Setup of wip/nickel:
==> flow/design.v (excerpt) <==
module awstm(
        pps,
        tevt,
        evt,
        rst_n,
        clk
    );
export LEC_CHECK = 0
export ABC_AREA = 1
export CAP_MARGIN = 0
export CELL_PAD_IN_SITES_GLOBAL_PLACEMENT = 0
export CORE_ASPECT_RATIO = 0.89
export CORE_MARGIN = 2
export CORE_UTILIZATION = 71
export CTS_CLUSTER_DIAMETER = 219
export CTS_CLUSTER_SIZE = 14
export GPL_TIMING_DRIVEN = 1
export HOLD_SLACK_MARGIN = 0.29
export MIN_ROUTING_LAYER = met1
export PLACE_DENSITY_LB_ADDON = 0.06
export SETUP_SLACK_MARGIN = 0.23
export SLEW_MARGIN = 10
create_clock -name core_clock -period 0.799 [get_ports {clk}]
run.sh (not shown) runs the stock make flow with config.mk's settings and CLKGATE_MAP_FILE=.
Tool error DPL-0038 stopped wip/nickel during detailed placement (3_5_place_dp); no final results.
### wip/nickel -> wip/xenon
Settings: CORE_ASPECT_RATIO: 0.89 -> 1.06; SETUP_SLACK_MARGIN: 0.23 -> 0.72; CAP_MARGIN: 0 -> 20; PLACE_DENSITY_LB_ADDON: 0.06 -> unset; CTS_CLUSTER_SIZE: 14 -> 52; CTS_CLUSTER_DIAMETER: 219 -> 29; HOLD_SLACK_MARGIN: 0.29 -> unset; CORE_UTILIZATION: 71 -> 70; the clock period (ns, I/O delays scaled along): 0.799 -> 3.11.
Notes after the runs:
- Flow for wip/xenon halted at global routing (5_1_grt), error code GRT-0232.
- There was hardly any difference in per-instance average area after synthesis between wip/nickel and wip/xenon.
- From wip/xenon to wip/nickel, post-synthesis cell count from yosys did not move at all.
- Re die width: wip/xenon is about 7.5% down on wip/nickel.
- Number of input and output port buffers inserted: wip/nickel vs wip/xenon identical
- Of wip/xenon and wip/nickel, it is wip/xenon that has the higher area inside the core boundary.
- [wip/xenon] routability congestion estimate from global placement fell 0.084 relative to wip/nickel
- Area share of and-or/or-and cells after synthesis: wip/nickel vs wip/xenon identical
- The area of the die reported for wip/xenon is greater than that of wip/nickel by about 1.4%.
- Compare wip/nickel and wip/xenon | pre-placement core utilization higher: wip/nickel
#### Input delta (wip/lagoon over wip/xenon)
Settings: HOLD_SLACK_MARGIN now -0.1, previously not set; CTS_CLUSTER_SIZE now 72, was 52; MIN_ROUTING_LAYER no longer set, was met1; GPL_TIMING_DRIVEN no longer set, was 1; CORE_ASPECT_RATIO no longer set, was 1.06; CELL_PAD_IN_SITES_GLOBAL_PLACEMENT no longer set, was 0; SETUP_SLACK_MARGIN no longer set, was 0.72; SLEW_MARGIN now 20, was 10; CTS_CLUSTER_DIAMETER no longer set, was 29; the clock period (ns, I/O delays scaled along) now 2.86, was 3.11.
In summary, wip/lagoon completed successfully, with a layout that passed the timing, DRC and antenna checks.
Between wip/lagoon and wip/xenon, the difference in post-synth tally of flip-flops with integrated enable is negligible.
Total cell area at the placement stage (wip/lagoon vs. wip/xenon) increases slightly
wip/lagoon vs. wip/xenon: standard cell core area picked up an extra 1.3%; die area closely matched the old numbers; worst-case setup slack after placement went down; routability-driven placement congestion ratio moved down.
> inputs changed (wip/lagoon -> wip/cedar)
Settings: HOLD_SLACK_MARGIN no longer set, was -0.1; ABC_AREA no longer set, was 1; CTS_CLUSTER_SIZE now 35, was 72; CORE_UTILIZATION now 68, was 70; the clock period (ns, I/O delays scaled along) now 5.37, was 2.86.
- Re final worst slack: wip/lagoon and wip/cedar aren't equal, and the higher value belongs to wip/cedar.
- The aoi/oai-family share of the synthesized area of wip/cedar is higher than that of wip/lagoon.
- From wip/cedar to wip/lagoon, number of maximum-capacitance violations did not move at all.
- On number of non-clock buffers: wip/cedar sits below wip/lagoon.
- In wip/cedar relative to wip/lagoon, met2 wire length had gone down by more than a quarter.
- When the final numbers for wip/lagoon and wip/cedar were put side by side, the overall die width turned out to be greater in wip/lagoon.
- Routed wire length, wip/lagoon and wip/cedar: higher on wip/lagoon
- Compared to wip/lagoon, wip/cedar was floorplanned on a smaller die.
- Share of power burned in registers delta for wip/cedar relative to wip/lagoon: 2.3 points higher
- wip/cedar vs wip/lagoon on slew at the pin with the worst max-slew slack: wip/cedar is the lower one.
- Against wip/lagoon, power attributed to the clock group in wip/cedar fell by more than a quarter.
Modified inputs, wip/harbor compared to wip/cedar
Settings: CORE_UTILIZATION: 68 -> 66; CTS_CLUSTER_SIZE: 35 -> unset; the clock period (ns, I/O delays scaled along): 5.37 -> 4.93.
## What came out
- On number of standard cells in the layout, taps in and fillers out, the lower figure sits with wip/cedar, not wip/harbor.
- wip/cedar → wip/harbor: cell area now larger, aggregate global-route resource usage fell by 1.1 points.
- Non-clock buffer count in wip/harbor is about 4% above wip/cedar.
- The lower total power came out of wip/cedar.
- The core utilization in wip/harbor sits 2.1 points below the value recorded for wip/cedar.
- Between wip/cedar and wip/harbor, the post-route clock skew figures differ only marginally.
Edits applied to the flow inputs when going from wip/harbor to wip/amber:
Settings: an added SETUP_SLACK_MARGIN of 1.05; an added TNS_END_PERCENT of 10; a change of CORE_UTILIZATION from 66 to 40; an added PLACE_DENSITY of 0.6; a change of the clock period (ns, I/O delays scaled along) from 4.93 to 3.58.
[summary]
Against wip/harbor, cell area after layout in wip/amber rose by more than 10%. Summary: worst setup slack, wip/amber worse than wip/harbor. Max portion of total power attributed to the clock network across wip/amber and wip/harbor: wip/harbor. wip/amber: pin count of the biggest net entering global routing 34 below wip/harbor. Against wip/harbor, wip/amber comes in 0.56 points lower on fraction of met3 tracks used by global routing. wip/amber vs wip/harbor — initial standard-cell utilization of the core dropped 27 points.

awstm again, from the RTL that the note above started with.
make LEC_CHECK=0 ABC_AREA=1 CAP_MARGIN=20 CORE_MARGIN=2 CORE_UTILIZATION=70 CTS_CLUSTER_SIZE=72 HOLD_SLACK_MARGIN=-0.1 MAX_ROUTING_LAYER=met4 SLEW_MARGIN=20 TNS_END_PERCENT=5 finish   # period 2.37 ns
The starting point failed in 5_1_grt on GRT-0232.
Next try:
- ABC_AREA: 1 -> default
- CORE_UTILIZATION: 70 -> 40
- CTS_CLUSTER_SIZE: 72 -> default
- HOLD_SLACK_MARGIN: -0.1 -> default
- MAX_ROUTING_LAYER: met4 -> default
- PLACE_DENSITY: default -> 0.6
- TNS_END_PERCENT: 5 -> default
- clock period: 2.37 -> 4.27 ns (I/O delays scaled with it)
Effect:
- The changed run completed without violations
- synthesized area fell by about 11%
- synthesized cell count shrinks by 33%
- die size rose by about 54%
Power is estimated from default activity; no workload was simulated.
